`design/flow/config.mk`:
```
export PLATFORM = sky130hd
export DESIGN_NAME = finalproject
export DESIGN_NICKNAME = finalproject
export VERILOG_FILES = /design/flow/design.v
export SDC_FILE = /design/flow/constraint.sdc
export NUM_CORES = 4
export LEC_CHECK = 0
export CAP_MARGIN = 20
export CORE_MARGIN = 2
export CORE_UTILIZATION = 70
export CTS_CLUSTER_SIZE = 14
export SLEW_MARGIN = 20
```
`design/flow/constraint.sdc`:
```
create_clock -name core_clock -period 3.25 [get_ports {clk}]
set_input_delay 0.6500 -clock core_clock [delete_from_list [all_inputs] [get_ports {clk}]]
set_output_delay 0.6500 -clock core_clock [all_outputs]
set_load 0.01 [all_outputs]
```
`design/flow/design.v`:
```
module finalproject(clk, rst, rows, LEDs, columns, signalout, ss1, ss2, ss3, ss4, ss5, ss6);
input [3:0] rows;  
input clk;  
input rst;  
output [9:0] LEDs;  
output [3:0] columns;  
output signalout;  
output [6:0] ss1, ss2, ss3, ss4, ss5, ss6;  
wire [31:0] countlow, counthigh;  
keypadwithtones kwt(.rows(rows), .clk(clk), .rst(rst), .LEDs(LEDs), .columns(columns), .countlow(countlow), .counthigh(counthigh));
rotatingdisplay rd(.clk(clk), .rst(rst), .ss1(ss1), .ss2(ss2), .ss3(ss3), .ss4(ss4), .ss5(ss5), .ss6(ss6));
toneprocessor tp(.clk(clk), .rst(rst), .countlow(countlow), .counthigh(counthigh), .signalout(signalout));
endmodule
module keypadwithtones(rows, clk, rst, LEDs, columns, countlow, counthigh);
input [3:0] rows; 
input clk;
input rst;
output [9:0] LEDs;
reg [9:0] LEDs;
output [3:0] columns;
reg [3:0] columns;
reg[2:0] progress, colprogress;   
reg [3:0] val1, val2;  
reg [15:0] button1, button2;  
reg [31:0] counter;  
output [31:0] countlow, counthigh;
reg [31:0] countlow, counthigh;
always @(posedge clk) begin  
if (rst) begin
LEDs = 10'b00_0000_0000;   
progress = 3'b000;  
colprogress = 3'b000;  
counter = 0;  
columns = 4'b1110;  
val1 = 4'b0000;
val2 = 4'b0000;
button1 = 16'h0000;
button2 = 16'h0000;
countlow = 1136;  
counthigh = 2272;
end else begin
case(progress) 
3'b000: begin  
case(columns)  
4'b1110: begin 
val1 = ~rows;  
button1 = val1;
columns = 4'b1101;  
end
4'b1101: begin
val1 = ~rows;  
button1 = button1 << 4;  
button1 = button1 + val1;  
columns = 4'b1011;  
end
4'b1011: begin 
val1 = ~rows;  
button1 = button1 << 4;  
button1 = button1 + val1;  
columns = 4'b0111;  
end
4'b0111: begin
val1 = ~rows;  
button1 = button1 << 4;  
button1 = button1 + val1;  
columns = 4'b1110;  
progress = 3'b001;  
end
endcase
end
3'b001: begin   
counter = counter + 1'b1;
if (counter >= 500) begin   
case(columns)  
4'b1110: begin
val2 = ~rows;
button2 = val2;
columns = 4'b1101;
end
4'b1101: begin
val2 = ~rows;
button2 = button2 << 4;
button2 = button2 + val2;
columns = 4'b1011;
end
4'b1011: begin
val2 = ~rows;
button2 = button2 << 4;
button2 = button2 + val2;
columns = 4'b0111;
end
4'b0111: begin
val2 = ~rows;
button2 = button2 << 4;
button2 = button2 + val2;
columns = 4'b1110;
counter = 0;
progress = 3'b010;
end
endcase
end
end
3'b010: begin   
if ((button1 == button2) && (button1 != 16'h0000)) begin  
case(button1)  
	16'h80: begin  
	countlow = 1136;
   counthigh = 2272;
	end
	16'h1: begin  
	LEDs = LEDs + 1'b1;
	countlow = 47755;
	counthigh = 95510;
	end
	16'h10: begin  
	LEDs = LEDs + 2'b10;
		countlow = 42565;
		counthigh = 85131;
	end
	16'h100: begin  
	LEDs = LEDs + 2'b11;
		countlow = 37921;
		counthigh = 75842;
	end
	16'h2: begin  
	LEDs = LEDs + 3'b100;
	countlow = 35803;
   counthigh = 71606;
	end
	16'h20: begin  
	LEDs = LEDs + 3'b101;
		countlow = 31888;
		counthigh = 63776;
	end
	16'h200: begin  
	LEDs = LEDs + 3'b110;
		countlow = 28409;
		counthigh = 56818;
	end
	16'h4: begin  
	LEDs = LEDs + 3'b111;
		countlow = 25390;
		counthigh = 50619;
	end
	16'h40: begin  
	LEDs = LEDs + 4'b1000;
		countlow = 23889;
		counthigh = 47778;
	end
	16'h400: begin  
	LEDs = LEDs + 4'b1001;
		countlow = 21282;
		counthigh = 42564;
	end
	16'h1000: begin  
	LEDs = LEDs + 4'b1010;
		countlow = 18960;
		counthigh = 37921;
	end
	16'h2000: begin  
	LEDs = LEDs + 4'b1011;
		countlow = 17896;
		counthigh = 35793;
	end
	16'h4000: begin  
	LEDs = LEDs + 4'b1100;
		countlow = 15943;
		counthigh = 31887;
	end
	16'h8000: begin  
	LEDs = LEDs + 4'b1101;
		countlow = 14204;
		counthigh = 28409;
	end
	16'h8: begin  
	LEDs = LEDs + 4'b1110;
		countlow = 12651;
		counthigh = 25303;
	end
	16'h800: begin  
	LEDs = LEDs + 4'b1111;
		countlow = 11944;
		counthigh = 23889;
	end
	endcase
progress = 3'b011;  
end else progress = 3'b000;  
end
3'b011: begin
counter = counter + 1'b1;
if (counter >= 5000) begin  
case(columns)  
4'b1110: begin
val2 = ~rows;
button2 = val2;
columns = 4'b1101;
end
4'b1101: begin
val2 = ~rows;
button2 = button2 << 4;
button2 = button2 + val2;
columns = 4'b1011;
end
4'b1011: begin
val2 = ~rows;
button2 = button2 << 4;
button2 = button2 + val2;
columns = 4'b0111;
end
4'b0111: begin
val2 = ~rows;
button2 = button2 << 4;
button2 = button2 + val2;
columns = 4'b1110;
counter = 0;
progress = 3'b100;
end
endcase
end
end
3'b100: begin
if (button2 == 16'h0000) begin  
progress = 3'b000;  
countlow = 1136;  
counthigh = 2272;
end else progress = 3'b011;  
end
endcase 
end
end
endmodule 
module toneprocessor(clk, rst, countlow, counthigh, signalout);
output signalout;
reg signalout;
input clk;
input rst;
input [31:0] countlow, counthigh;
reg [31:0] onesecond, mycounter;
reg [3:0] progress;
always@(posedge clk) begin
if (rst) begin
signalout=0;  
onesecond = 100000000;  
mycounter = 0;  
progress = 4'b0000;  
end else begin
case(progress)
default: begin              
			end
4'b0000: begin
	mycounter = mycounter + 1'b1;  
	if (mycounter < countlow) begin  
	signalout = 0;  
	end
	else begin
	progress = 4'b0001;  
	end
end
4'b0001: begin
	mycounter = mycounter + 1'b1;  
	if ((mycounter >= countlow) && (mycounter < counthigh)) begin 
	signalout = 1;  
	end
	else begin
	progress = 4'b0010;  
	end
end
4'b0010: begin
	mycounter = mycounter + 1'b1;  
	if (mycounter >= counthigh) begin  
	signalout = 0;  
	mycounter = 0;  
	end
	else begin
	progress = 4'b0000;  
	end
end
endcase
end
end
endmodule 
module rotatingdisplay(clk, rst, ss1, ss2, ss3, ss4, ss5, ss6);
input clk;  
input rst;
output reg [6:0] ss1, ss2, ss3, ss4, ss5, ss6;  
reg [31:0] counter;  
reg [6:0] g,e,r1,r2,i,f1,o,x,f2,a,l1,l2,two1,zero1,two2,zero2,start;  
always @(posedge clk) begin  
if (rst) begin
counter = 0;
start = 7'b0000000;
ss1 = 7'hFF;
ss2 = 7'hFF;
ss3 = 7'hFF;
ss4 = 7'hFF;
ss5 = 7'hFF;
ss6 = 7'hFF;
g = 7'b0010000;
e = 7'b0000110;
r1 = 7'b1001110;
r2 = 7'b1001110;
i = 7'b1111001;
f1 = 7'b0001110;
o = 7'b1000000;
x = 7'b0001001;
f2 = 7'b0001110;
a = 7'b0001000;
l1 = 7'b1000111;
l2 = 7'b1000111;
two1 = 7'b0100100;
zero1 = 7'b1000000;
two2 = 7'b0100100;
zero2 = 7'b1000000;
end else begin
counter = counter + 1'b1;
if (counter >= 50000) begin  
counter = 0;  
ss6 = ss5;
ss5 = ss4;
ss4 = ss3;
ss3 = ss2;
ss2 = ss1;
ss1 = g;  
start = g;
g = e;
e = r1;
r1 = r2;
r2 = i;
i = f1;
f1 = o;
o = x;
x = f2;
f2 = a;
a = l1;
l1 = l2;
l2 = two1;
two1 = zero1;
zero1 = two2;
two2 = zero2;
zero2 = start;
end
end
end
endmodule
```
`design/flow/run.sh`:
```
#!/bin/bash
# the make line also repeats each setting of config.mk as NAME=value (left out here)
make -C /OpenROAD-flow-scripts/flow DESIGN_CONFIG=/design/flow/config.mk WORK_HOME=/design/flow/orfs CLKGATE_MAP_FILE= finish
```
==> reports/results.tsv, run 1 <==
stage	metric	value	unit
power	clock share of power	40.0	%
flow_run	count of tool warnings	37	
cts	Reg clk slew, reported paths	0.06	ns
cts	CTS tree	built	
synthesis	Primary FF master, synth	dfxtp_1	
setup_path	Max FO, Critical Path	8	
sta	min Tclk post-route	3.599	ns
synthesis	tally of yosys warning messages	9	
power	Top Consumer	sequential cells	
power	Cell Pwr Density	488.1	nW/um^2
synthesis	Gate Count Post-Synth	2016	
synthesis	area fraction of the dominant cell type after synthesis	39.44	%
setup_path	CP Capture Type	register	
synthesis	cell taking the most area after synthesis	dfxtp_1	
placement	detailed placement HPWL	28890	um
min_path	worst hold path cell count	2	
finish	fin area	20650	um^2
synthesis	flops & latches, synth	328	
sta	Worst Slack Setup Final	-0.3494	ns
run_status	layout violations	setup timing	
power	sequential cell power	4.26	mW
floorplan	Core Rows	56	
synthesis	XOR Share, Synth	5.892	%
setup_path	slowest stage cell on the critical path	o31ai_4	
finish	Layout area overhead	24.05	%
floorplan	chip height	158.2	um
route	DRT Pass-1 Iters	6	
power	Reg power frac	42.3	%
synthesis	async set-reset flop share out of synthesis	0	%
grt	total track usage	35.00	%
grt	largest net degree at the start of global routing	147	
grt	Overflow after GRT	0	
placement	pre-CTS setup slack	-0.1809	ns
power	P_int	7.206	mW
setup_path	CP arrival	4.04	ns
synthesis	mapped cell area	16650	um^2
sta	RSZ-0062 raised after global routing	yes	
min_path	Hold Crit Class	reg2reg	
grt	number of global-route vias before repair	15240	
setup_path	CP Cell Sequence	nand4_1 > buf_4 > nor4_2 > xor2_1 > ha_1 > or3_1 > a31oi_1 > a41o_1 > nand3_4 > o31ai_4 > buf_6 > nand3_2 > a31oi_1	
synthesis	post-synthesis sequential area ratio	39.44	%
flow_run	Max Cap Viol	0	
min_path	Hold Path Sink	rd.zero1[4]	
synthesis	Synth top cells by count	dfxtp_1 (328), nor2_1 (234), nand2_1 (192)	
cts	cts hold-fix bufs	0	
setup_path	Worst Setup SP	tp.mycounter[13]	
setup_path	crit-path leading delay family	simple AND/OR/NAND/NOR gates	
setup_path	Worst path max stage delay	0.39	ns
synthesis	comb area leader	simple AND/OR/NAND/NOR gates	
power	Psw	2.875	mW
floorplan	Core ar.	23400	um^2
sta	actual slew at the worst max-slew pin	1.164	ns
finish	final core occ	88.25	%
floorplan	Die W	158.2	um
run_status	outcome	failed layout checks	
route	vias	16300	
synthesis	MUX area fraction	6.629	%
synthesis	area reported by Yosys stat	16650	um^2
sta	Hold Vio Cnt, Final	0	
grt	initial antenna violation count	0	
setup_path	Crit path top cell by count	a31oi_1	
floorplan	Chip Area	25030	um^2
power	sw frac	28.52	%
synthesis	simple-gate area share of the yosys netlist	24.87	%
power	Combinational Power	1.79	mW
synthesis	Largest cells by area	dfxtp_1 (39%), mux2i_1 (6.5%), nor2_1 (5.3%)	
power	Final Total Pwr	10.08	mW
power	worst vdd ir	0.5277	mV
cts	Num Clock Sinks	328	
cts	cts bufs inserted	35	
route	Antenna Nets Post-Route	0	
power	P_clk	4.03	mW
route	Vias/cell	6.455	
synthesis	flip-flops with a built-in enable	0	
synthesis	adder share	3.743	%
setup_path	reg-to-reg endpoint	tp.mycounter[19]	
synthesis	Mean Syn Cell Area	8.258	um^2
synthesis	yosys cell count	2016	
setup_path	CP Data Required Time	3.69	ns
sta	Fmax achieved	277.8	MHz
setup_path	CP Class	reg2reg	
setup_path	length in cells of the worst reg-to-reg path	13	
cts	H-tree Lvls	2	
sta	clk_skew	0.01487	ns
sta	Final period util	110.8	%
route	routed length per instance	19.06	um
sta	Slew Limit Fails	0	
sta	final setup fails	36	
finish	Final #Nets	2236	
placement	port bufs	62	
setup_path	CP endpoint	tp.mycounter[19]	
route	DRT iter0 DRCs	1813	
route	Inserted Diodes	0	
setup_path	WP depth	13	
floorplan	fp util	71.14	%
setup_path	worst reg-to-reg setup slack	-0.35	ns
cts	Late-Pin Clk Latency	0.54	ns
sta	worst hold slack	0.4576	ns
power	Logic pwr share	17.8	%
floorplan	Ports	63	
route	Residual DRC	0	
cts	Longest Clk Path Bufs	3	
cts	root buffer cell	clkbuf_16	
placement	gpl congestion	0.9202	
grt	first-pass GRT wire length	72260	um
setup_path	CP startpoint kind	register	
power	Leakage	7.997	nW
placement	area post-placement	18600	um^2
min_path	min-delay src	rd.two2[4]	
setup_path	WP buf/inv	2	
synthesis	Synth top cell by count	dfxtp_1	
synthesis	Unique masters post-synth	81	
route	WL final	48130	um
setup_path	Reg-to-Reg Start	tp.mycounter[13]	
synthesis	post-synthesis compound-gate area fraction	14.68	%
sta	Worst slew margin	22.38	%
[area by class of cell]
type	count	area (um^2)
Multi-Input combinational cell	1510	10100
Sequential cell	328	6584
Fill cell	1212	2750
Timing Repair Buffer	253	2200
Clock buffer	47	1001
Tap cell	319	399.1
Inverter	54	203.9
Clock inverter	14	162.7
[timing repair]
item | in CTS | in global routing
buffers inserted | 3 | 17
cloned | 2 | 1
setup endpoints to repair | 62 | 144
pin swaps | 11 | 82
gates resized | 27 | 121
[per-stage QoR]
step | TNS, ns | cells
final | -9.101 | 2525
after global routing | -16.57 | 2525
after CTS | -0.05028 | 2507
after detailed placement | -2.793 | 2441
after global placement | -0.06926 | 2441
after floorplan | -0.08139 | 2031
[metal layers]
layer / vias to the layer above / share of wire, % / GRT usage (%)
met2: 780 / 48 / 60.72
met3: 183 / 7.6 / 5.776
met5: - / 0 / 0
met1: 7798 / 41 / 43.72
li1: 7538 / - / -
met4: 0 / 3.3 / 13.17
==> inputs of run 2 (changes only) <==
CELL_PAD_IN_SITES_DETAIL_PLACEMENT = 0   (was unset)
CELL_PAD_IN_SITES_GLOBAL_PLACEMENT = 1   (was unset)
CORE_ASPECT_RATIO = 1.63   (was unset)
CORE_UTILIZATION = 49   (was 70)
CTS_CLUSTER_SIZE = unset   (was 14)
GPL_ROUTABILITY_DRIVEN = 1   (was unset)
MIN_ROUTING_LAYER = met2   (was unset)
TNS_END_PERCENT = 25   (was unset)
clock period = 6.0 ns   (was 3.25 ns; I/O delays follow)
==> reports/results.tsv, run 2 <==
stage	metric	value	unit	change
cts	CTS tree	built		
floorplan	Chip Area	35510	um^2	+42%
cts	Setup Fix Bufs, Post-CTS	0		-3
route	Residual DRC	0		unchanged
sta	clk_skew	0.02668	ns	+0.01181 ns
setup_path	CP Data Required Time	6.48	ns	+2.79 ns
route	Vias/cell	8.062		+25%
sta	Hold Vio Cnt, Final	0		unchanged
route	met3 WL post-DR	15880	um	+330%
power	Cell Pwr Density	301.3	nW/um^2	-38%
power	worst vdd ir	0.3006	mV	-43%
power	Reg power frac	41.2	%	-1.1 points
cts	cts bufs inserted	35		unchanged
sta	min Tclk post-route	4.200	ns	+0.6004 ns
setup_path	WP buf/inv	0		-2
flow_run	Max Cap Viol	0		unchanged
synthesis	cell taking the most area after synthesis	dfxtp_1		
floorplan	Die W	148.4	um	-6.2%
setup_path	CP arrival	4.68	ns	+0.64 ns
min_path	min-delay src	rd.zero1[3]		
grt	largest net degree at the start of global routing	76		-48%
synthesis	post-synthesis compound-gate area fraction	14.68	%	unchanged
sta	Worst slew margin	25.48	%	+3.1 points
finish	Layout area overhead	13.11	%	
power	Combinational Power	818	uW	-54%
synthesis	simple-gate area share of the yosys netlist	24.87	%	unchanged
synthesis	XOR Share, Synth	5.892	%	unchanged
setup_path	Worst path max stage delay	0.48	ns	+0.09 ns
placement	gpl congestion	0.9617		+4.5%
sta	Final period util	70.00	%	-41 points
synthesis	Largest cells by area	dfxtp_1 (39%), mux2i_1 (6.5%), nor2_1 (5.3%)		
finish	Final #Nets	2067		-7.6%
cts	Reg clk slew, reported paths	0.07	ns	about the same
synthesis	comb area leader	simple AND/OR/NAND/NOR gates		
floorplan	fp util	49.43	%	-22 points
synthesis	Synth top cells by count	dfxtp_1 (328), nor2_1 (234), nand2_1 (192)		
cts	cts hold-fix bufs	0		unchanged
run_status	outcome	finished clean		
placement	detailed placement HPWL	29310	um	+1.5%
cts	post-CTS sizing	0		-100%
power	Final Total Pwr	5.674	mW	-44%
route	Inserted Diodes	0		unchanged
synthesis	area reported by Yosys stat	16650	um^2	unchanged
cts	H-tree Lvls	2		unchanged
finish	final core occ	55.91	%	-32 points
floorplan	Core ar.	33680	um^2	+44%
synthesis	MUX area fraction	6.629	%	unchanged
setup_path	CP Class	reg2reg		
setup_path	CP endpoint	tp.signalout		
min_path	Hold Crit Class	reg2reg		
route	DRT met1 WL	0	um	-100%
floorplan	Ports	63		unchanged
setup_path	WP depth	14		+1
cts	Num Clock Sinks	328		unchanged
setup_path	Worst Setup SP	tp.mycounter[4]		
cts	Longest Clk Path Bufs	3		unchanged
synthesis	Synth top cell by count	dfxtp_1		
synthesis	Primary FF master, synth	dfxtp_1		
synthesis	flops & latches, synth	328		unchanged
sta	Fmax achieved	238.1	MHz	-14%
synthesis	adder share	3.743	%	unchanged
power	sequential cell power	2.34	mW	-45%
power	Top Consumer	clock		
route	DR WL met2	24570	um	+5.3%
setup_path	CP Capture Type	register		
power	P_int	4.071	mW	-44%
sta	actual slew at the worst max-slew pin	1.108	ns	-0.05678 ns
synthesis	post-synthesis sequential area ratio	39.44	%	unchanged
cts	Late-Pin Clk Latency	0.54	ns	about the same
route	WL final	44710	um	-7.1%
setup_path	CP Cell Sequence	nand3_1 > nand2b_1 > nor2_1 > and4_1 > xor2_1 > ha_1 > a211oi_1 > o211ai_1 > a221o_1 > a21o_1 > a21boi_0 > nand4_1 > a2111oi_0 > o221a_2		
grt	first-pass GRT wire length	71170	um	-1.5%
power	Leakage	7.066	nW	-12%
synthesis	async set-reset flop share out of synthesis	0	%	unchanged
route	routed length per instance	18.04	um	-5.4%
route	vias	19980		+23%
min_path	Hold Path Sink	rd.two1[3]		
synthesis	area fraction of the dominant cell type after synthesis	39.44	%	unchanged
sta	worst hold slack	0.4563	ns	-0.001303 ns
finish	fill count	3198		+160%
route	Antenna Nets Post-Route	0		unchanged
synthesis	Unique masters post-synth	81		unchanged
sta	RSZ-0062 raised after global routing	no		
min_path	worst hold path cell count	2		unchanged
setup_path	Reg-to-Reg Start	tp.mycounter[4]		
sta	final setup fails	0		-100%
sta	setup TNS	0	ns	+9.101 ns
floorplan	Core Rows	86		+54%
route	DRT iter0 DRCs	3445		+90%
synthesis	yosys cell count	2016		unchanged
setup_path	slowest stage cell on the critical path	dfxtp_1		
setup_path	worst reg-to-reg setup slack	1.80	ns	+2.15 ns
grt	initial antenna violation count	0		unchanged
synthesis	tally of yosys warning messages	9		unchanged
power	sw frac	28.25	%	-0.27 points
route	DRT Pass-1 Iters	13		+7
cts	root buffer cell	clkbuf_16		
setup_path	Max FO, Critical Path	7		-1
setup_path	length in cells of the worst reg-to-reg path	14		+1
power	P_clk	2.52	mW	-37%
synthesis	Gate Count Post-Synth	2016		unchanged
setup_path	crit-path leading delay family	AND-OR/OR-AND gates		
floorplan	chip height	239.3	um	+51%
placement	port bufs	62		unchanged
synthesis	flip-flops with a built-in enable	0		unchanged
setup_path	CP startpoint kind	register		
power	clock share of power	44.4	%	+4.4 points
grt	Overflow after GRT	0		unchanged
synthesis	Mean Syn Cell Area	8.258	um^2	unchanged
flow_run	count of tool warnings	32		-14%
grt	total track usage	36.78	%	+1.8 points
grt	number of global-route vias before repair	20090		+32%
route	DR top layer	met5		
sta	Slew Limit Fails	0		unchanged
setup_path	reg-to-reg endpoint	tp.signalout		
synthesis	mapped cell area	16650	um^2	unchanged
power	Psw	1.603	mW	-44%
power	Logic pwr share	14.4	%	-3.4 points
run 2: area by class of cell:
class | count | area (um^2) | share of cell area (%)
Tap cell | 440 | 550.5 | 2.924
Timing Repair Buffer | 84 | 784.5 | 4.166
Sequential cell | 328 | 6566 | 34.87
Inverter | 54 | 203.9 | 1.083
Clock buffer | 41 | 959.7 | 5.096
Multi-Input combinational cell | 1510 | 9397 | 49.90
Clock inverter | 21 | 369.1 | 1.960
run 2: metrics by stage:
stage | setup WS, ns | std cells | area, um^2
floorplan | 2.359 | 2031 | 16700
global placement | 2.021 | 2415 | 17500
detailed placement | 1.904 | 2415 | 17500
CTS | 1.868 | 2477 | 18830
global route | 1.510 | 2478 | 18830
finish | 1.800 | 2478 | 18830
run 2: per-layer routing:
layer	vias to the layer above	GRT usage [%]
met1	7137	-
met2	5183	49.31
met4	2	8.889
li1	7129	-
met5	-	4.000
met3	526	42.53
==> inputs of run 3 (changes only) <==
CELL_PAD_IN_SITES_DETAIL_PLACEMENT = unset   (was 0)
CELL_PAD_IN_SITES_GLOBAL_PLACEMENT = unset   (was 1)
CORE_ASPECT_RATIO = unset   (was 1.63)
CORE_UTILIZATION = 72   (was 49)
CTS_CLUSTER_SIZE = 99   (was unset)
GPL_ROUTABILITY_DRIVEN = unset   (was 1)
MIN_ROUTING_LAYER = unset   (was met2)
SETUP_SLACK_MARGIN = 0.16   (was unset)
TNS_END_PERCENT = unset   (was 25)
clock period = 5.23 ns   (was 6.0 ns; I/O delays follow)
==> reports/results.tsv, run 3 <==
stage	metric	value	unit	change
run_status	outcome	finished clean		
route	vias	14970		-25%
setup_path	CP startpoint kind	register		
synthesis	post-synthesis sequential area ratio	39.44	%	unchanged
route	DRT Pass-1 Iters	5		-8
cts	Late-Pin Clk Latency	0.52	ns	-0.02 ns
sta	Worst slew margin	32.85	%	+7.4 points
sta	Hold Vio Cnt, Final	0		unchanged
cts	root buffer cell	clkbuf_16		
min_path	Hold Path Sink	rd.x[1]		
power	Logic pwr share	14.5	%	about the same
route	Vias/cell	6.457		-20%
floorplan	Chip Area	24350	um^2	-31%
synthesis	tally of yosys warning messages	9		unchanged
cts	H-tree Lvls	2		unchanged
cts	Setup Fix Bufs, Post-CTS	0		unchanged
power	sequential cell power	2.68	mW	+15%
cts	cts bufs inserted	35		unchanged
synthesis	post-synthesis compound-gate area fraction	14.68	%	unchanged
sta	min Tclk post-route	4.123	ns	-0.07703 ns
sta	clk_skew	0.01787	ns	-0.008813 ns
synthesis	adder share	3.743	%	unchanged
setup_path	CP Cell Sequence	ha_1 > nand3_1 > or3_1 > nor2_1 > xor2_1 > ha_1 > o21ai_0 > a21oi_1 > a221o_1 > a21o_1 > a21boi_0 > nand4_1 > a2111oi_0 > o221a_2		
grt	number of global-route vias before repair	14190		-29%
floorplan	fp util	73.53	%	+24 points
synthesis	Mean Syn Cell Area	8.258	um^2	unchanged
setup_path	CP endpoint	tp.signalout		
setup_path	CP Data Required Time	5.68	ns	-0.80 ns
cts	Num Clock Sinks	328		unchanged
finish	Layout area overhead	10.75	%	
synthesis	flip-flops with a built-in enable	0		unchanged
floorplan	chip height	156.1	um	-35%
grt	Overflow after GRT	0		unchanged
floorplan	Die W	156.1	um	+5.2%
setup_path	Worst path max stage delay	0.49	ns	about the same
synthesis	async set-reset flop share out of synthesis	0	%	unchanged
cts	post-CTS sizing	0		unchanged
route	WL final	40990	um	-8.3%
route	Antenna Nets Post-Route	0		unchanged
power	P_clk	2.52	mW	about the same
min_path	min-delay src	rd.x[1]		
synthesis	cell taking the most area after synthesis	dfxtp_1		
setup_path	Crit path top cell by count	ha_1		
power	worst vdd ir	0.3174	mV	+5.6%
cts	Reg clk slew, reported paths	0.06	ns	about the same
power	Psw	1.679	mW	+4.8%
cts	CTS tree	built		
route	Inserted Diodes	0		unchanged
setup_path	WP buf/inv	0		unchanged
synthesis	Primary FF master, synth	dfxtp_1		
placement	port bufs	62		unchanged
setup_path	Max FO, Critical Path	8		+1
synthesis	Gate Count Post-Synth	2016		unchanged
synthesis	flops & latches, synth	328		unchanged
setup_path	Worst Setup SP	tp.mycounter[0]		
sta	Slew Limit Fails	0		unchanged
setup_path	Reg-to-Reg Start	tp.mycounter[0]		
placement	gpl congestion	0.9119		-5.2%
setup_path	worst reg-to-reg setup slack	1.11	ns	-0.69 ns
setup_path	CP Class	reg2reg		
setup_path	reg-to-reg endpoint	tp.signalout		
power	P_int	4.400	mW	+8.1%
setup_path	length in cells of the worst reg-to-reg path	14		unchanged
power	Combinational Power	880	uW	+7.6%
finish	Final #Nets	2063		-0.19%
power	Top Consumer	sequential cells		
route	DRT iter0 DRCs	1266		-63%
synthesis	comb area leader	simple AND/OR/NAND/NOR gates		
grt	initial antenna violation count	0		unchanged
floorplan	Core ar.	22640	um^2	-33%
synthesis	area fraction of the dominant cell type after synthesis	39.44	%	unchanged
power	Leakage	6.965	nW	-1.4%
grt	largest net degree at the start of global routing	97		+28%
power	sw frac	27.63	%	-0.62 points
placement	detailed placement HPWL	26300	um	-10%
synthesis	Largest cells by area	dfxtp_1 (39%), mux2i_1 (6.5%), nor2_1 (5.3%)		
synthesis	Unique masters post-synth	81		unchanged
min_path	Hold Crit Class	reg2reg		
power	Reg power frac	44.1	%	+2.9 points
sta	setup TNS	0	ns	unchanged
setup_path	WP depth	14		unchanged
finish	fin area	18440	um^2	-2.1%
synthesis	yosys cell count	2016		unchanged
cts	cts hold-fix bufs	0		unchanged
synthesis	mapped cell area	16650	um^2	unchanged
route	Residual DRC	0		unchanged
cts	Longest Clk Path Bufs	3		unchanged
power	Cell Pwr Density	329.7	nW/um^2	+9.4%
grt	first-pass GRT wire length	67530	um	-5.1%
synthesis	Synth top cell by count	dfxtp_1		
floorplan	Ports	63		unchanged
synthesis	simple-gate area share of the yosys netlist	24.87	%	unchanged
sta	Fmax achieved	242.6	MHz	+1.9%
route	routed length per instance	17.68	um	-2.0%
flow_run	count of tool warnings	32		unchanged
sta	actual slew at the worst max-slew pin	0.9989	ns	-0.1087 ns
min_path	worst hold path cell count	2		unchanged
finish	fill count	1500		-53%
finish	final core occ	81.44	%	+26 points
sta	RSZ-0062 raised after global routing	no		
sta	final setup fails	0		unchanged
power	clock share of power	41.4	%	-3.0 points
floorplan	Core Rows	55		-36%
synthesis	XOR Share, Synth	5.892	%	unchanged
sta	Final period util	78.83	%	+8.8 points
synthesis	area reported by Yosys stat	16650	um^2	unchanged
setup_path	CP Capture Type	register		
setup_path	CP arrival	4.58	ns	-0.10 ns
grt	total track usage	33.09	%	-3.7 points
placement	area post-placement	17280	um^2	-1.3%
flow_run	Max Cap Viol	0		unchanged
setup_path	slowest stage cell on the critical path	or3_1		
synthesis	MUX area fraction	6.629	%	unchanged
sta	worst hold slack	0.4618	ns	+0.005482 ns
setup_path	crit-path leading delay family	AND-OR/OR-AND gates		
synthesis	Synth top cells by count	dfxtp_1 (328), nor2_1 (234), nand2_1 (192)		
==> run 3: per-layer routing <==
metal | share of wire (%) | track usage [%] | vias to the layer above
met5 | 0 | 0 | -
met4 | 2.9 | 11.40 | 0
met3 | 5.5 | 5.139 | 120
met2 | 48 | 56.68 | 501
met1 | 43 | 42.71 | 7165
li1 | - | - | 7188
==> run 3: metrics by stage <==
stage               instances  power, mW  worst slack [ns]
floorplan                2031      3.348             1.589
global placement         2256      3.568             1.384
detailed placement       2257      3.586             1.203
CTS                      2319      6.081             1.180
global route             2319      6.302            0.8483
finish                   2319      6.079             1.107
==> run 3: area by class of cell <==
class	count	area, um^2	area share [%]
clock buffer	49	968.4	5.252
sequential	328	6566	35.61
inverter	54	203.9	1.106
multi-input combinational	1510	9389	50.92
clock inverter	13	192.7	1.045
tap	285	356.6	1.934
timing repair buffer	80	760.7	4.126
==> inputs of run 4 (changes only) <==
CAP_MARGIN = 0   (was 20)
CTS_CLUSTER_DIAMETER = 362   (was unset)
CTS_CLUSTER_SIZE = 19   (was 99)
PLACE_DENSITY_LB_ADDON = 0.06   (was unset)
SETUP_SLACK_MARGIN = -0.3   (was 0.16)
clock period = 3.03 ns   (was 5.23 ns; I/O delays follow)
==> reports/results.tsv, run 4 <==
stage	metric	value	unit	change
grt	total track usage	37.08	%	+4.0 points
setup_path	WP buf/inv	2		+2
synthesis	Synth top cells by count	dfxtp_1 (328), nor2_1 (234), nand2_1 (192)		
setup_path	Max FO, Critical Path	4		-4
power	Reg power frac	49.0	%	+4.9 points
power	P_int	6.543	mW	+49%
route	Inserted Diodes	0		unchanged
sta	min Tclk post-route	3.438	ns	-0.6851 ns
power	sw frac	29.65	%	+2.0 points
floorplan	Core Rows	55		unchanged
cts	cts hold-fix bufs	0		unchanged
route	Vias/cell	6.568		+1.7%
synthesis	Unique masters post-synth	81		unchanged
synthesis	async set-reset flop share out of synthesis	0	%	unchanged
power	Top Consumer	sequential cells		
route	vias	16390		+9.5%
min_path	worst hold path cell count	2		unchanged
finish	Final #Nets	2265		+9.8%
setup_path	CP endpoint	tp.mycounter[0]		
synthesis	simple-gate area share of the yosys netlist	24.87	%	unchanged
cts	cts bufs inserted	21		-40%
setup_path	Crit path top cell by count	buf_4		
grt	Overflow after GRT	0		unchanged
flow_run	count of tool warnings	32		unchanged
power	P_clk	2.74	mW	+8.7%
synthesis	yosys cell count	2016		unchanged
placement	pre-CTS setup slack	-0.4508	ns	-1.654 ns
placement	port bufs	62		unchanged
sta	Slew Limit Fails	0		unchanged
grt	largest net degree at the start of global routing	96		-1.0%
setup_path	CP Capture Type	register		
flow_run	Max Cap Viol	0		unchanged
sta	Hold Vio Cnt, Final	0		unchanged
sta	Worst slew margin	34.89	%	+2.0 points
setup_path	CP Class	reg2reg		
power	clock share of power	29.5	%	-12 points
setup_path	reg-to-reg endpoint	tp.mycounter[0]		
route	DRT Pass-1 Iters	8		+3
route	routed length per instance	19.16	um	+8.4%
sta	Fmax achieved	290.9	MHz	+20%
power	Psw	2.758	mW	+64%
setup_path	CP Data Required Time	3.49	ns	-2.19 ns
cts	root buffer cell	clkbuf_16		
synthesis	area reported by Yosys stat	16650	um^2	unchanged
synthesis	XOR Share, Synth	5.892	%	unchanged
cts	H-tree Lvls	1		-1
synthesis	cell taking the most area after synthesis	dfxtp_1		
setup_path	CP arrival	3.90	ns	-0.68 ns
sta	Worst Slack Setup Final	-0.4077	ns	-1.515 ns
placement	gpl congestion	0.9726		+6.7%
floorplan	Chip Area	24350	um^2	unchanged
sta	final setup fails	193		+193
cts	Longest Clk Path Bufs	3		unchanged
synthesis	post-synthesis compound-gate area fraction	14.68	%	unchanged
synthesis	Gate Count Post-Synth	2016		unchanged
min_path	Hold Path Sink	rd.r1[5]		
synthesis	flip-flops with a built-in enable	0		unchanged
setup_path	worst reg-to-reg setup slack	-0.41	ns	-1.51 ns
setup_path	length in cells of the worst reg-to-reg path	16		+2
sta	setup TNS	-20.63	ns	-20.63 ns
run_status	outcome	failed layout checks		
synthesis	flops & latches, synth	328		unchanged
setup_path	Worst Setup SP	tp.mycounter[0]		
grt	initial antenna violation count	0		unchanged
power	sequential cell power	4.56	mW	+70%
floorplan	fp util	73.53	%	unchanged
synthesis	comb area leader	simple AND/OR/NAND/NOR gates		
setup_path	CP startpoint kind	register		
min_path	min-delay src	rd.r2[5]		
sta	Final period util	113.5	%	+35 points
run_status	layout violations	setup timing		
floorplan	chip height	156.1	um	unchanged
synthesis	mapped cell area	16650	um^2	unchanged
power	Logic pwr share	21.5	%	+7.0 points
synthesis	adder share	3.743	%	unchanged
cts	Reg clk slew, reported paths	0.09	ns	+0.03 ns
grt	number of global-route vias before repair	15860		+12%
power	Leakage	7.860	nW	+13%
synthesis	area fraction of the dominant cell type after synthesis	39.44	%	unchanged
route	Residual DRC	0		unchanged
cts	Num Clock Sinks	328		unchanged
power	Cell Pwr Density	467.7	nW/um^2	+42%
synthesis	Mean Syn Cell Area	8.258	um^2	unchanged
synthesis	post-synthesis sequential area ratio	39.44	%	unchanged
synthesis	tally of yosys warning messages	9		unchanged
floorplan	Ports	63		unchanged
floorplan	Die W	156.1	um	unchanged
setup_path	CP Cell Sequence	and4_4 > nand2b_4 > nor2_4 > and4_1 > xor2_1 > ha_1 > a211oi_2 > o211ai_1 > a221o_1 > nand2_1 > nand3_2 > o31ai_4 > buf_4 > buf_4 > nand3b_1 > a21oi_1		
sta	actual slew at the worst max-slew pin	0.9701	ns	-0.02878 ns
cts	Late-Pin Clk Latency	0.54	ns	+0.02 ns
grt	first-pass GRT wire length	75240	um	+11%
power	Combinational Power	2.00	mW	+130%
setup_path	Worst path max stage delay	0.39	ns	-0.10 ns
placement	detailed placement HPWL	30290	um	+15%
sta	RSZ-0062 raised after global routing	yes		
setup_path	WP depth	16		+2
synthesis	Largest cells by area	dfxtp_1 (39%), mux2i_1 (6.5%), nor2_1 (5.3%)		
synthesis	Primary FF master, synth	dfxtp_1		
route	WL final	47810	um	+17%
route	Antenna Nets Post-Route	0		unchanged
sta	clk_skew	0.01777	ns	-0.0001029 ns
floorplan	Core ar.	22640	um^2	unchanged
setup_path	slowest stage cell on the critical path	dfxtp_4		
cts	CTS tree	built		
finish	Layout area overhead	19.45	%	
power	worst vdd ir	0.6643	mV	+110%
setup_path	Reg-to-Reg Start	tp.mycounter[0]		
setup_path	crit-path leading delay family	AND-OR/OR-AND gates		
route	DRT iter0 DRCs	1745		+38%
synthesis	Synth top cell by count	dfxtp_1		
synthesis	MUX area fraction	6.629	%	unchanged
min_path	Hold Crit Class	reg2reg		
[run 4: repair_timing]
item / 4_1_cts / 5_1_grt
pin swaps: 7 / 34
hold endpoints to repair: 0 / 0
setup endpoints to repair: 46 / 128
buffers inserted: 4 / 17
gates resized: 22 / 34
gates cloned: 1 / 1
[run 4: final cells by class]
cell class                      instances  area, um^2
Fill cell                            1181        2754
Inverter                               54       203.9
Clock buffer                           21       525.5
Timing Repair Buffer                  296        2499
Multi-Input combinational cell       1510        9701
Clock inverter                          2       25.02
Tap cell                              285       356.6
Sequential cell                       328        6576
[run 4: through the flow]
step	hold WS (ns)	instance area [um^2]	instances	util [%]	power (mW)
2_1_floorplan	0.4350	16810	2031	-	5.815
3_3_place_gp	0.4442	18940	2455	83.64	6.446
3_5_place_dp	0.4485	18940	2455	83.64	6.512
4_1_cts	0.4542	19640	2483	86.73	9.164
5_1_grt	0.4685	19890	2496	87.84	9.667
6_report	0.4560	19890	2496	87.84	9.302
[run 4: layer usage]
layer  global-route usage [%]  vias to the layer above  wire [um]
li1                         -                     7572          -
met1                    45.02                     7738      18870
met2                    65.57                      879      23540
met3                    6.139                      204       3634
met4                    14.90                        0       1765
met5                        0                        -          0
==> inputs of run 5 (changes only) <==
ABC_AREA = 1   (was unset)
CAP_MARGIN = 20   (was 0)
CELL_PAD_IN_SITES_DETAIL_PLACEMENT = 2   (was unset)
CORE_MARGIN = 7   (was 2)
CORE_UTILIZATION = 64   (was 72)
CTS_CLUSTER_DIAMETER = unset   (was 362)
CTS_CLUSTER_SIZE = 99   (was 19)
GPL_ROUTABILITY_DRIVEN = 1   (was unset)
GPL_TIMING_DRIVEN = 0   (was unset)
HOLD_SLACK_MARGIN = 0.01   (was unset)
MAX_ROUTING_LAYER = met5   (was unset)
MIN_ROUTING_LAYER = met2   (was unset)
PLACE_DENSITY_LB_ADDON = 0.22   (was 0.06)
SETUP_SLACK_MARGIN = unset   (was -0.3)
SLEW_MARGIN = 35   (was 20)
TNS_END_PERCENT = 80   (was unset)
clock period = 5.36 ns   (was 3.03 ns; I/O delays follow)
==> reports/results.tsv, run 5 <==
stage	metric	value	unit	change
synthesis	comb area leader	simple AND/OR/NAND/NOR gates		
run_status	outcome	did not finish		
run_status	Fail Step	3_5_place_dp		
floorplan	Ports	63		unchanged
synthesis	simple-gate area share of the yosys netlist	41.09	%	+16 points
synthesis	flip-flops with a built-in enable	0		unchanged
run_status	Tool Error	[ERROR DPL-0033] detailed placement checks failed during check placement.		
synthesis	Largest cells by area	dfxtp_1 (36%), nand2_1 (16%), nor2_1 (7.5%)		
synthesis	Mean Syn Cell Area	6.680	um^2	-19%
synthesis	flops & latches, synth	328		unchanged
floorplan	Die W	183.2	um	+17%
synthesis	area reported by Yosys stat	18330	um^2	+10%
synthesis	area fraction of the dominant cell type after synthesis	35.82	%	-3.6 points
synthesis	adder share	3.399	%	-0.34 points
synthesis	tally of yosys warning messages	9		unchanged
synthesis	XOR Share, Synth	3.536	%	-2.4 points
synthesis	Unique masters post-synth	54		-33%
synthesis	Gate Count Post-Synth	2744		+36%
synthesis	Synth top cell by count	nand2_1		
synthesis	yosys cell count	2744		+36%
placement	gpl congestion	0.9703		-0.24%
synthesis	cell taking the most area after synthesis	dfxtp_1		
floorplan	chip height	183.2	um	+17%
synthesis	mapped cell area	18330	um^2	+10%
synthesis	MUX area fraction	0	%	-6.6 points
floorplan	Chip Area	33580	um^2	+38%
synthesis	Synth top cells by count	nand2_1 (762), nor2_1 (366), dfxtp_1 (328)		
synthesis	async set-reset flop share out of synthesis	0	%	unchanged
floorplan	Core Rows	61		+11%
synthesis	post-synthesis compound-gate area fraction	6.730	%	-7.9 points
synthesis	post-synthesis sequential area ratio	35.82	%	-3.6 points
floorplan	Core ar.	28010	um^2	+24%
placement	port bufs	62		unchanged
floorplan	fp util	65.44	%	-8.1 points
synthesis	Primary FF master, synth	dfxtp_1		
==> run 5: metrics by stage <==
step | worst slack, ns | std cells
after global placement | 1.763 | 3199
after floorplan | 2.575 | 2759
==> inputs of run 6 (changes only) <==
CELL_PAD_IN_SITES_DETAIL_PLACEMENT = unset   (was 2)
CORE_MARGIN = 2   (was 7)
CORE_UTILIZATION = 70   (was 64)
CTS_CLUSTER_SIZE = unset   (was 99)
GPL_ROUTABILITY_DRIVEN = unset   (was 1)
GPL_TIMING_DRIVEN = unset   (was 0)
HOLD_SLACK_MARGIN = unset   (was 0.01)
MAX_ROUTING_LAYER = met4   (was met5)
MIN_ROUTING_LAYER = unset   (was met2)
PLACE_DENSITY_LB_ADDON = unset   (was 0.22)
SLEW_MARGIN = 20   (was 35)
TNS_END_PERCENT = unset   (was 80)
clock period = 2.61 ns   (was 5.36 ns; I/O delays follow)
==> reports/results.tsv, run 6 <==
stage	metric	value	unit	change
synthesis	Primary FF master, synth	dfxtp_1		
run_status	Fail Step	5_1_grt		
synthesis	Largest cells by area	dfxtp_1 (36%), nand2_1 (16%), nor2_1 (7.5%)		
synthesis	flip-flops with a built-in enable	0		unchanged
cts	H-tree Lvls	2		
synthesis	comb area leader	simple AND/OR/NAND/NOR gates		
synthesis	simple-gate area share of the yosys netlist	41.09	%	unchanged
synthesis	tally of yosys warning messages	9		unchanged
synthesis	area reported by Yosys stat	18330	um^2	unchanged
placement	gpl congestion	0.9745		+0.43%
floorplan	Core Rows	59		-3.3%
synthesis	cell taking the most area after synthesis	dfxtp_1		
cts	cts hold-fix bufs	0		
synthesis	mapped cell area	18330	um^2	unchanged
placement	detailed placement HPWL	32660	um	
floorplan	Core ar.	25910	um^2	-7.5%
cts	Longest Clk Path Bufs	3		
cts	cts bufs inserted	35		
cts	root buffer cell	clkbuf_16		
floorplan	Ports	63		unchanged
synthesis	post-synthesis compound-gate area fraction	6.730	%	unchanged
synthesis	flops & latches, synth	328		unchanged
cts	Num Clock Sinks	328		
run_status	outcome	did not finish		
synthesis	Mean Syn Cell Area	6.680	um^2	unchanged
synthesis	XOR Share, Synth	3.536	%	unchanged
synthesis	async set-reset flop share out of synthesis	0	%	unchanged
synthesis	MUX area fraction	0	%	unchanged
placement	area post-placement	20410	um^2	
floorplan	Die W	165.8	um	-9.5%
placement	port bufs	62		unchanged
synthesis	adder share	3.399	%	unchanged
synthesis	post-synthesis sequential area ratio	35.82	%	unchanged
floorplan	fp util	70.74	%	+5.3 points
synthesis	Synth top cell by count	nand2_1		
synthesis	Synth top cells by count	nand2_1 (762), nor2_1 (366), dfxtp_1 (328)		
placement	dpl cells	3206		
synthesis	area fraction of the dominant cell type after synthesis	35.82	%	unchanged
floorplan	Chip Area	27500	um^2	-18%
synthesis	Gate Count Post-Synth	2744		unchanged
synthesis	Unique masters post-synth	54		unchanged
floorplan	chip height	165.8	um	-9.5%
synthesis	yosys cell count	2744		unchanged
[run 6: repair_timing]
item,4_1_cts
setup endpoints to repair,32
pin swaps,24
setup buffers,6
gates resized,34
cloned,2
[run 6: metrics by stage]
stage / setup WS, ns / TNS, ns / power (mW) / hold slack, ns
3_3_place_gp: -0.2165 / -3.770 / 7.830 / 0.4318
4_1_cts: -0.1849 / -3.142 / 12.58 / 0.4474
3_5_place_dp: -0.3369 / -5.669 / 7.897 / 0.4345
2_1_floorplan: 0.002507 / 0 / 7.057 / 0.4188
==> inputs of run 7 (changes only) <==
CORE_ASPECT_RATIO = 1.77   (was unset)
CORE_UTILIZATION = 71   (was 70)
MAX_ROUTING_LAYER = unset   (was met4)
PLACE_DENSITY = 0.36   (was unset)
SETUP_SLACK_MARGIN = 0.61   (was unset)
clock period = 5.08 ns   (was 2.61 ns; I/O delays follow)
==> reports/results.tsv, run 7 <==
stage	metric	value	unit	change
run_status	outcome	finished clean		
synthesis	post-synthesis sequential area ratio	35.82	%	unchanged
power	worst vdd ir	0.4197	mV	
grt	number of global-route vias before repair	17550		
power	Leakage	9.094	nW	
sta	final setup fails	0		
cts	CTS tree	built		
setup_path	slowest stage cell on the critical path	nor2_4		
route	Antenna Nets Post-Route	0		
synthesis	flip-flops with a built-in enable	0		unchanged
floorplan	Chip Area	27170	um^2	-1.2%
cts	Reg clk slew, reported paths	0.07	ns	
power	Reg power frac	44.1	%	
setup_path	CP endpoint	rd.f1[2]		
setup_path	CP Class	reg2reg		
setup_path	CP Cell Sequence	ha_1 > nand3_2 > nor2_1 > nand2_1 > nor2_2 > nand4_1 > xnor2_1 > nor2_1 > nand2_1 > nor2_4 > nand3_4 > buf_4 > nand2_1 > nand3_1		
setup_path	WP buf/inv	1		
power	Combinational Power	1.09	mW	
min_path	min-delay src	rd.zero2[2]		
cts	cts bufs inserted	30		-14%
placement	dpl cells	3031		-5.5%
synthesis	simple-gate area share of the yosys netlist	41.09	%	unchanged
grt	largest net degree at the start of global routing	123		
floorplan	Die W	124.8	um	-25%
route	Inserted Diodes	0		
grt	Overflow after GRT	0		
power	Final Total Pwr	6.291	mW	
flow_run	count of tool warnings	34		
synthesis	MUX area fraction	0	%	unchanged
power	Cell Pwr Density	314.9	nW/um^2	
min_path	Hold Crit Class	reg2reg		
setup_path	worst reg-to-reg setup slack	1.33	ns	
synthesis	mapped cell area	18330	um^2	unchanged
synthesis	Largest cells by area	dfxtp_1 (36%), nand2_1 (16%), nor2_1 (7.5%)		
synthesis	XOR Share, Synth	3.536	%	unchanged
setup_path	length in cells of the worst reg-to-reg path	14		
synthesis	Synth top cell by count	nand2_1		
cts	H-tree Lvls	1		-1
grt	initial antenna violation count	0		
sta	RSZ-0062 raised after global routing	no		
sta	setup TNS	0	ns	
cts	Num Clock Sinks	328		unchanged
sta	Worst slew margin	31.89	%	
route	Vias/cell	5.799		
synthesis	comb area leader	simple AND/OR/NAND/NOR gates		
cts	post-CTS sizing	0		-100%
power	Logic pwr share	17.4	%	
finish	Layout area overhead	8.983	%	
cts	cts hold-fix bufs	0		unchanged
setup_path	Reg-to-Reg Start	rd.counter[0]		
sta	Slew Limit Fails	0		
route	WL final	48330	um	
min_path	worst hold path cell count	2		
floorplan	Core ar.	25470	um^2	-1.7%
synthesis	adder share	3.399	%	unchanged
power	P_int	4.383	mW	
min_path	Hold Path Sink	rd.zero2[2]		
synthesis	cell taking the most area after synthesis	dfxtp_1		
sta	Final period util	73.73	%	
synthesis	Synth top cells by count	nand2_1 (762), nor2_1 (366), dfxtp_1 (328)		
synthesis	flops & latches, synth	328		unchanged
synthesis	Gate Count Post-Synth	2744		unchanged
cts	Setup Fix Bufs, Post-CTS	0		-6
grt	first-pass GRT wire length	80580	um	
synthesis	Unique masters post-synth	54		unchanged
route	vias	17900		
finish	Final #Nets	2797		
setup_path	CP startpoint kind	register		
route	routed length per instance	15.66	um	
synthesis	async set-reset flop share out of synthesis	0	%	unchanged
placement	detailed placement HPWL	33680	um	+3.1%
flow_run	Max Cap Viol	0		
cts	Late-Pin Clk Latency	0.59	ns	
setup_path	Worst Setup SP	rd.counter[0]		
grt	total track usage	35.25	%	
floorplan	fp util	71.96	%	+1.2 points
setup_path	CP Capture Type	register		
finish	final cell count without fillers	3086		
power	Top Consumer	sequential cells		
setup_path	CP Data Required Time	5.51	ns	
cts	Longest Clk Path Bufs	3		unchanged
floorplan	chip height	217.8	um	+31%
power	sequential cell power	2.78	mW	
sta	Fmax achieved	267.0	MHz	
power	P_clk	2.42	mW	
setup_path	Crit path top cell by count	nand2_1		
floorplan	Ports	63		unchanged
cts	root buffer cell	clkbuf_16		
sta	actual slew at the worst max-slew pin	1.022	ns	
floorplan	Core Rows	78		+32%
power	clock share of power	38.5	%	
power	Psw	1.908	mW	
sta	min Tclk post-route	3.746	ns	
power	sw frac	30.33	%	
setup_path	WP depth	14		
route	DRT iter0 DRCs	1110		
synthesis	Mean Syn Cell Area	6.680	um^2	unchanged
sta	Hold Vio Cnt, Final	0		
setup_path	Worst path max stage delay	0.58	ns	
synthesis	Primary FF master, synth	dfxtp_1		
placement	gpl congestion	0.9715		-0.31%
synthesis	area reported by Yosys stat	18330	um^2	unchanged
route	DRT Pass-1 Iters	6		
setup_path	CP arrival	4.17	ns	
setup_path	Max FO, Critical Path	78		
synthesis	tally of yosys warning messages	9		unchanged
synthesis	yosys cell count	2744		unchanged
sta	clk_skew	0.02140	ns	
setup_path	reg-to-reg endpoint	rd.f1[2]		
synthesis	post-synthesis compound-gate area fraction	6.730	%	unchanged
setup_path	crit-path leading delay family	simple AND/OR/NAND/NOR gates		
synthesis	area fraction of the dominant cell type after synthesis	35.82	%	unchanged
placement	port bufs	62		unchanged
route	Residual DRC	0		
run 7: layout make-up:
class | instances | area [um^2]
timing repair buffer | 75 | 715.7
sequential | 328 | 6566
inverter | 290 | 1096
clock buffer | 35 | 799.5
multi-input combinational | 2018 | 10140
fill | 1892 | 5495
tap | 320 | 400.4
clock inverter | 20 | 259.0
run 7: routing by layer:
layer | vias to the layer above | global-route usage (%) | wire length (um) | share of wire [%]
li1 | 8826 | - | - | -
met3 | 212 | 3.925 | 2059 | 4.3
met5 | - | 0 | 0 | 0
met2 | 593 | 67.72 | 26090 | 54
met4 | 0 | 23.37 | 3139 | 6.5
met1 | 8265 | 35.29 | 17050 | 35
run 7: per-stage QoR:
| stage | cell area (um^2) | util [%] | hold WS (ns) | setup slack [ns] |
|---|---|---|---|---|
| floorplan | 18390 | - | 0.4188 | 2.295 |
| global placement | 18920 | 74.27 | 0.4314 | 1.563 |
| detailed placement | 18920 | 74.27 | 0.4397 | 1.441 |
| CTS | 19980 | 78.43 | 0.4549 | 1.377 |
| global route | 19980 | 78.43 | 0.4741 | 0.9831 |
| finish | 19980 | 78.43 | 0.4531 | 1.334 |
==> inputs of run 8 (changes only) <==
CORE_ASPECT_RATIO = unset   (was 1.77)
CORE_UTILIZATION = 72   (was 71)
CTS_CLUSTER_DIAMETER = 399   (was unset)
PLACE_DENSITY = unset   (was 0.36)
SETUP_SLACK_MARGIN = unset   (was 0.61)
clock period = 2.79 ns   (was 5.08 ns; I/O delays follow)
==> reports/results.tsv, run 8 <==
stage	metric	value	unit	change
sta	worst hold slack	0.4577	ns	+0.004550 ns
sta	Final period util	131.0	%	+57 points
cts	Late-Pin Clk Latency	0.55	ns	-0.04 ns
floorplan	Core Rows	58		-26%
power	Leakage	9.967	nW	+9.6%
setup_path	CP Data Required Time	3.20	ns	-2.31 ns
synthesis	area reported by Yosys stat	18330	um^2	unchanged
min_path	min-delay src	rst		
setup_path	length in cells of the worst reg-to-reg path	17		+3
route	Inserted Diodes	0		unchanged
synthesis	Unique masters post-synth	54		unchanged
cts	Longest Clk Path Bufs	3		unchanged
sta	clk_skew	0.03533	ns	+0.01394 ns
grt	Overflow after GRT	0		unchanged
power	Logic pwr share	19.2	%	+1.8 points
setup_path	WP buf/inv	3		+2
run_status	layout violations	setup timing		
synthesis	post-synthesis sequential area ratio	35.82	%	unchanged
power	clock share of power	39.6	%	+1.1 points
power	Psw	3.701	mW	+94%
power	Reg power frac	41.3	%	-2.8 points
route	vias	20620		+15%
synthesis	XOR Share, Synth	3.536	%	unchanged
setup_path	CP Class	reg2reg		
power	sw frac	30.30	%	-0.036 points
power	Top Consumer	sequential cells		
min_path	worst hold path cell count	3		+1
synthesis	tally of yosys warning messages	9		unchanged
setup_path	slowest stage cell on the critical path	xor2_4		
floorplan	Core ar.	25110	um^2	-1.4%
route	Residual DRC	0		unchanged
floorplan	Ports	63		unchanged
floorplan	fp util	73.00	%	+1.0 points
power	worst vdd ir	0.8023	mV	+91%
setup_path	CP Cell Sequence	buf_6 > nand2_4 > nor2_4 > buf_12 > nand2_4 > nor2_4 > xor2_4 > ha_4 > nand2_4 > buf_4 > nor4_4 > and3_4 > nand3_4 > nand2_4 > nand2_4 > nand3_2 > a21oi_2		
min_path	Hold Crit Class	in2reg		
synthesis	area fraction of the dominant cell type after synthesis	35.82	%	unchanged
sta	min Tclk post-route	3.655	ns	-0.09066 ns
setup_path	crit-path leading delay family	simple AND/OR/NAND/NOR gates		
synthesis	flops & latches, synth	328		unchanged
floorplan	Die W	163.6	um	+31%
synthesis	Largest cells by area	dfxtp_1 (36%), nand2_1 (16%), nor2_1 (7.5%)		
sta	setup TNS	-17.13	ns	-17.13 ns
cts	Reg clk slew, reported paths	0.07	ns	about the same
finish	Final #Nets	2920		+4.4%
setup_path	Crit path top cell by count	nand2_4		
synthesis	post-synthesis compound-gate area fraction	6.730	%	unchanged
synthesis	async set-reset flop share out of synthesis	0	%	unchanged
floorplan	chip height	163.6	um	-25%
synthesis	comb area leader	simple AND/OR/NAND/NOR gates		
finish	Layout area overhead	19.94	%	
synthesis	simple-gate area share of the yosys netlist	41.09	%	unchanged
sta	Hold Vio Cnt, Final	0		unchanged
finish	fill count	1318		-30%
sta	Fmax achieved	273.6	MHz	+2.5%
synthesis	mapped cell area	18330	um^2	unchanged
grt	first-pass GRT wire length	87320	um	+8.4%
synthesis	MUX area fraction	0	%	unchanged
setup_path	worst reg-to-reg setup slack	-0.86	ns	-2.20 ns
finish	final cell count without fillers	3220		+4.3%
cts	root buffer cell	clkbuf_16		
route	routed length per instance	19.72	um	+26%
synthesis	adder share	3.399	%	unchanged
sta	Worst Slack Setup Final	-0.8650	ns	-2.199 ns
setup_path	CP arrival	4.07	ns	-0.10 ns
synthesis	Synth top cells by count	nand2_1 (762), nor2_1 (366), dfxtp_1 (328)		
route	DRT Pass-1 Iters	10		+4
grt	largest net degree at the start of global routing	91		-26%
synthesis	Synth top cell by count	nand2_1		
cts	Num Clock Sinks	328		unchanged
flow_run	count of tool warnings	34		unchanged
placement	detailed placement HPWL	32290	um	-4.1%
setup_path	Reg-to-Reg Start	tp.mycounter[1]		
placement	gpl congestion	0.9627		-0.91%
synthesis	cell taking the most area after synthesis	dfxtp_1		
grt	initial antenna violation count	0		unchanged
synthesis	Primary FF master, synth	dfxtp_1		
grt	total track usage	39.39	%	+4.1 points
power	sequential cell power	5.04	mW	+81%
sta	final setup fails	22		+22
grt	number of global-route vias before repair	18530		+5.6%
power	P_int	8.516	mW	+94%
synthesis	flip-flops with a built-in enable	0		unchanged
cts	cts bufs inserted	35		+17%
setup_path	CP startpoint kind	register		
route	Antenna Nets Post-Route	0		unchanged
power	Cell Pwr Density	555.7	nW/um^2	+76%
setup_path	Max FO, Critical Path	4		-95%
synthesis	Mean Syn Cell Area	6.680	um^2	unchanged
sta	actual slew at the worst max-slew pin	0.7743	ns	-0.2473 ns
placement	port bufs	62		unchanged
flow_run	Max Cap Viol	0		unchanged
synthesis	yosys cell count	2744		unchanged
cts	H-tree Lvls	2		+1
cts	CTS tree	built		
setup_path	CP Capture Type	register		
sta	Worst slew margin	48.38	%	+16 points
floorplan	Chip Area	26750	um^2	-1.5%
min_path	Hold Path Sink	rd.ss1[3]		
synthesis	Gate Count Post-Synth	2744		unchanged
setup_path	reg-to-reg endpoint	tp.mycounter[11]		
route	Vias/cell	6.405		+10%
placement	dpl cells	3138		+3.5%
cts	cts hold-fix bufs	0		unchanged
power	P_clk	4.83	mW	+100%
route	DRT iter0 DRCs	3393		+210%
setup_path	CP endpoint	tp.mycounter[11]		
sta	Slew Limit Fails	0		unchanged
route	WL final	63510	um	+31%
setup_path	Worst path max stage delay	0.40	ns	-0.18 ns
setup_path	WP depth	17		+3
sta	RSZ-0062 raised after global routing	yes		
power	Combinational Power	2.34	mW	+110%
setup_path	Worst Setup SP	tp.mycounter[1]		
run_status	outcome	failed layout checks		
-- run 8: metrics by stage --
| step | area, um^2 | power [mW] | worst slack, ns | utilization [%] |
|---|---|---|---|---|
| 2_1_floorplan | 18390 | 6.553 | 0.004792 | - |
| 3_3_place_gp | 19820 | 7.214 | -0.03591 | 78.94 |
| 3_5_place_dp | 19820 | 7.267 | -0.2794 | 78.94 |
| 4_1_cts | 21380 | 11.96 | -0.06606 | 85.16 |
| 5_1_grt | 21980 | 12.59 | -0.9114 | 87.56 |
| 6_report | 21980 | 12.22 | -0.8650 | 87.56 |
-- run 8: final cells by class --
cell class / count / area (um^2) / share of cell area, %
Sequential cell: 328 / 6590 / 29.98
Inverter: 290 / 1096 / 4.985
Tap cell: 330 / 412.9 / 1.878
Clock buffer: 51 / 1018 / 4.633
Clock inverter: 10 / 142.6 / 0.6488
Timing Repair Buffer: 190 / 1822 / 8.286
Multi-Input combinational cell: 2021 / 10900 / 49.59
-- run 8: timing repair --
action / CTS / global route
setup endpoints to repair: 26 / 222
gates resized: 56 / 118
pin swaps: 33 / 36
gates cloned: 4 / 1
setup buffers: 9 / 8
-- run 8: routing by layer --
layer / part of all wire (%) / up-vias / wire [um] / track usage (%)
met2: 46 / 1676 / 28950 / 67.68
met3: 12 / 548 / 7706 / 7.567
met1: 34 / 9303 / 21850 / 46.39
met5: 0 / - / 0 / 0
li1: - / 9096 / - / -
met4: 7.9 / 0 / 5001 / 21.37
==> inputs of run 9 (changes only) <==
ABC_AREA = unset   (was 1)
CORE_UTILIZATION = 66   (was 72)
CTS_CLUSTER_DIAMETER = unset   (was 399)
clock period = 3.23 ns   (was 2.79 ns; I/O delays follow)
==> reports/results.tsv, run 9 <==
stage	metric	value	unit	change
synthesis	flip-flops with a built-in enable	0		unchanged
power	P_clk	4.08	mW	-16%
synthesis	Synth top cells by count	dfxtp_1 (328), nor2_1 (234), nand2_1 (192)		
setup_path	Worst path max stage delay	0.37	ns	-0.03 ns
synthesis	simple-gate area share of the yosys netlist	24.87	%	-16 points
power	Logic pwr share	17.8	%	-1.4 points
setup_path	length in cells of the worst reg-to-reg path	16		-1
min_path	worst hold path cell count	2		-1
sta	actual slew at the worst max-slew pin	0.7373	ns	-0.03707 ns
power	Psw	2.827	mW	-24%
finish	FF/Latch Area	6578	um^2	-0.19%
finish	Layout area overhead	22.91	%	
route	DRT iter0 DRCs	1321		-61%
synthesis	Mean Syn Cell Area	8.258	um^2	+24%
cts	root buffer cell	clkbuf_16		
sta	min Tclk post-route	3.444	ns	-0.2113 ns
min_path	min-delay src	rd.o[2]		
route	DRT Pass-1 Iters	6		-4
setup_path	CP endpoint	tp.signalout		
placement	area post-placement	18710	um^2	-5.6%
finish	final cell count without fillers	2540		-21%
sta	final setup fails	36		+64%
floorplan	Chip Area	26510	um^2	-0.89%
synthesis	area reported by Yosys stat	16650	um^2	-9.2%
run_status	outcome	failed layout checks		
finish	final core occ	81.97	%	-5.6 points
synthesis	MUX area fraction	6.629	%	+6.6 points
placement	detailed placement HPWL	29010	um	-10%
power	P_int	7.351	mW	-14%
setup_path	reg-to-reg endpoint	tp.signalout		
run_status	layout violations	setup timing		
grt	initial antenna violation count	0		unchanged
synthesis	flops & latches, synth	328		unchanged
floorplan	Ports	63		unchanged
power	Cell Pwr Density	497.4	nW/um^2	-10%
min_path	Hold Crit Class	reg2reg		
sta	Slew Limit Fails	0		unchanged
setup_path	CP startpoint kind	register		
sta	RSZ-0062 raised after global routing	yes		
power	Final Total Pwr	10.18	mW	-17%
sta	worst hold slack	0.4606	ns	+0.002945 ns
synthesis	yosys cell count	2016		-27%
sta	clk_skew	0.02273	ns	-0.01261 ns
setup_path	WP buf/inv	2		-1
grt	total track usage	31.67	%	-7.7 points
route	Antenna Nets Post-Route	0		unchanged
cts	H-tree Lvls	2		unchanged
synthesis	async set-reset flop share out of synthesis	0	%	unchanged
synthesis	mapped cell area	16650	um^2	-9.2%
route	Inserted Diodes	0		unchanged
power	Top Consumer	sequential cells		
power	clock share of power	40.1	%	+0.5 points
cts	CTS tree	built		
setup_path	crit-path leading delay family	simple AND/OR/NAND/NOR gates		
cts	Num Clock Sinks	328		unchanged
synthesis	post-synthesis compound-gate area fraction	14.68	%	+7.9 points
route	Residual DRC	0		unchanged
setup_path	CP Data Required Time	3.64	ns	+0.44 ns
floorplan	Core Rows	58		unchanged
setup_path	CP arrival	3.85	ns	-0.22 ns
floorplan	fp util	66.69	%	-6.3 points
floorplan	chip height	162.8	um	-0.45%
grt	largest net degree at the start of global routing	140		+54%
finish	Final #Nets	2239		-23%
synthesis	Unique masters post-synth	81		+50%
route	vias	15650		-24%
finish	Gate Area	9864	um^2	-9.5%
flow_run	count of tool warnings	37		+8.8%
cts	Late-Pin Clk Latency	0.52	ns	-0.03 ns
route	routed length per instance	17.24	um	-13%
placement	port bufs	62		unchanged
cts	Longest Clk Path Bufs	3		unchanged
grt	first-pass GRT wire length	70640	um	-19%
synthesis	Synth top cell by count	dfxtp_1		
synthesis	cell taking the most area after synthesis	dfxtp_1		
setup_path	CP Capture Type	register		
cts	cts bufs inserted	36		+2.9%
floorplan	Die W	162.8	um	-0.45%
synthesis	XOR Share, Synth	5.892	%	+2.4 points
setup_path	Reg-to-Reg Start	tp.mycounter[2]		
placement	gpl congestion	0.9622		about the same
power	sequential cell power	4.29	mW	-15%
grt	Overflow after GRT	0		unchanged
setup_path	Max FO, Critical Path	4		unchanged
setup_path	worst reg-to-reg setup slack	-0.21	ns	+0.65 ns
power	Reg power frac	42.1	%	+0.8 points
synthesis	comb area leader	simple AND/OR/NAND/NOR gates		
setup_path	CP Cell Sequence	and4_4 > nand2b_4 > nor2_4 > and4_4 > xor2_2 > buf_4 > ha_1 > nand3_2 > or3_4 > nor3_4 > a221o_1 > buf_4 > nor3_4 > a31oi_4 > a211o_1 > o221a_2		
sta	Worst Slack Setup Final	-0.2137	ns	+0.6513 ns
synthesis	Largest cells by area	dfxtp_1 (39%), mux2i_1 (6.5%), nor2_1 (5.3%)		
setup_path	CP Class	reg2reg		
floorplan	Core ar.	24960	um^2	-0.58%
placement	pre-CTS setup slack	-0.1590	ns	+0.1203 ns
synthesis	Gate Count Post-Synth	2016		-27%
synthesis	area fraction of the dominant cell type after synthesis	39.44	%	+3.6 points
synthesis	tally of yosys warning messages	9		unchanged
synthesis	post-synthesis sequential area ratio	39.44	%	+3.6 points
sta	setup TNS	-3.826	ns	+13.30 ns
sta	Final period util	106.6	%	-24 points
finish	fill count	1660		+26%
finish	fin area	20460	um^2	-6.9%
flow_run	Max Cap Viol	0		unchanged
grt	number of global-route vias before repair	14860		-20%
route	WL final	43780	um	-31%
setup_path	Worst Setup SP	tp.mycounter[2]		
synthesis	Primary FF master, synth	dfxtp_1		
setup_path	WP depth	16		-1
route	Vias/cell	6.163		-3.8%
synthesis	adder share	3.743	%	+0.34 points
power	worst vdd ir	0.4721	mV	-41%
sta	Hold Vio Cnt, Final	0		unchanged
placement	dpl cells	2461		-22%
sta	Fmax achieved	290.4	MHz	+6.1%
sta	Worst slew margin	50.85	%	+2.5 points
setup_path	slowest stage cell on the critical path	dfxtp_2		
power	sw frac	27.77	%	-2.5 points
power	Leakage	8.011	nW	-20%
cts	Reg clk slew, reported paths	0.06	ns	about the same
min_path	Hold Path Sink	rd.o[2]		
power	Combinational Power	1.81	mW	-23%
==> run 9: per-layer routing <==
layer / GRT usage (%) / wire length (um)
met1: 40.69 / 18480
met2: 54.91 / 21490
met3: 4.940 / 2645
met4: 9.614 / 1161
met5: 0 / 0
==> run 9: final cells by class <==
class | instances | area share [%]
timing repair buffer | 255 | 10.87
clock inverter | 10 | 0.5992
tap | 330 | 2.018
clock buffer | 53 | 5.167
inverter | 54 | 0.9966
multi-input combinational | 1510 | 48.21
sequential | 328 | 32.14
==> run 9: what timing repair did <==
action                                  in CTS  in global routing
setup buffers                                1                 12
pin swaps                                   10                 41
gates cloned                                 0                  3
endpoints found under the setup margin      56                161
gates resized                               19                 77
hold buffers                                 0                  0
Power is estimated from default activity; no workload was simulated.
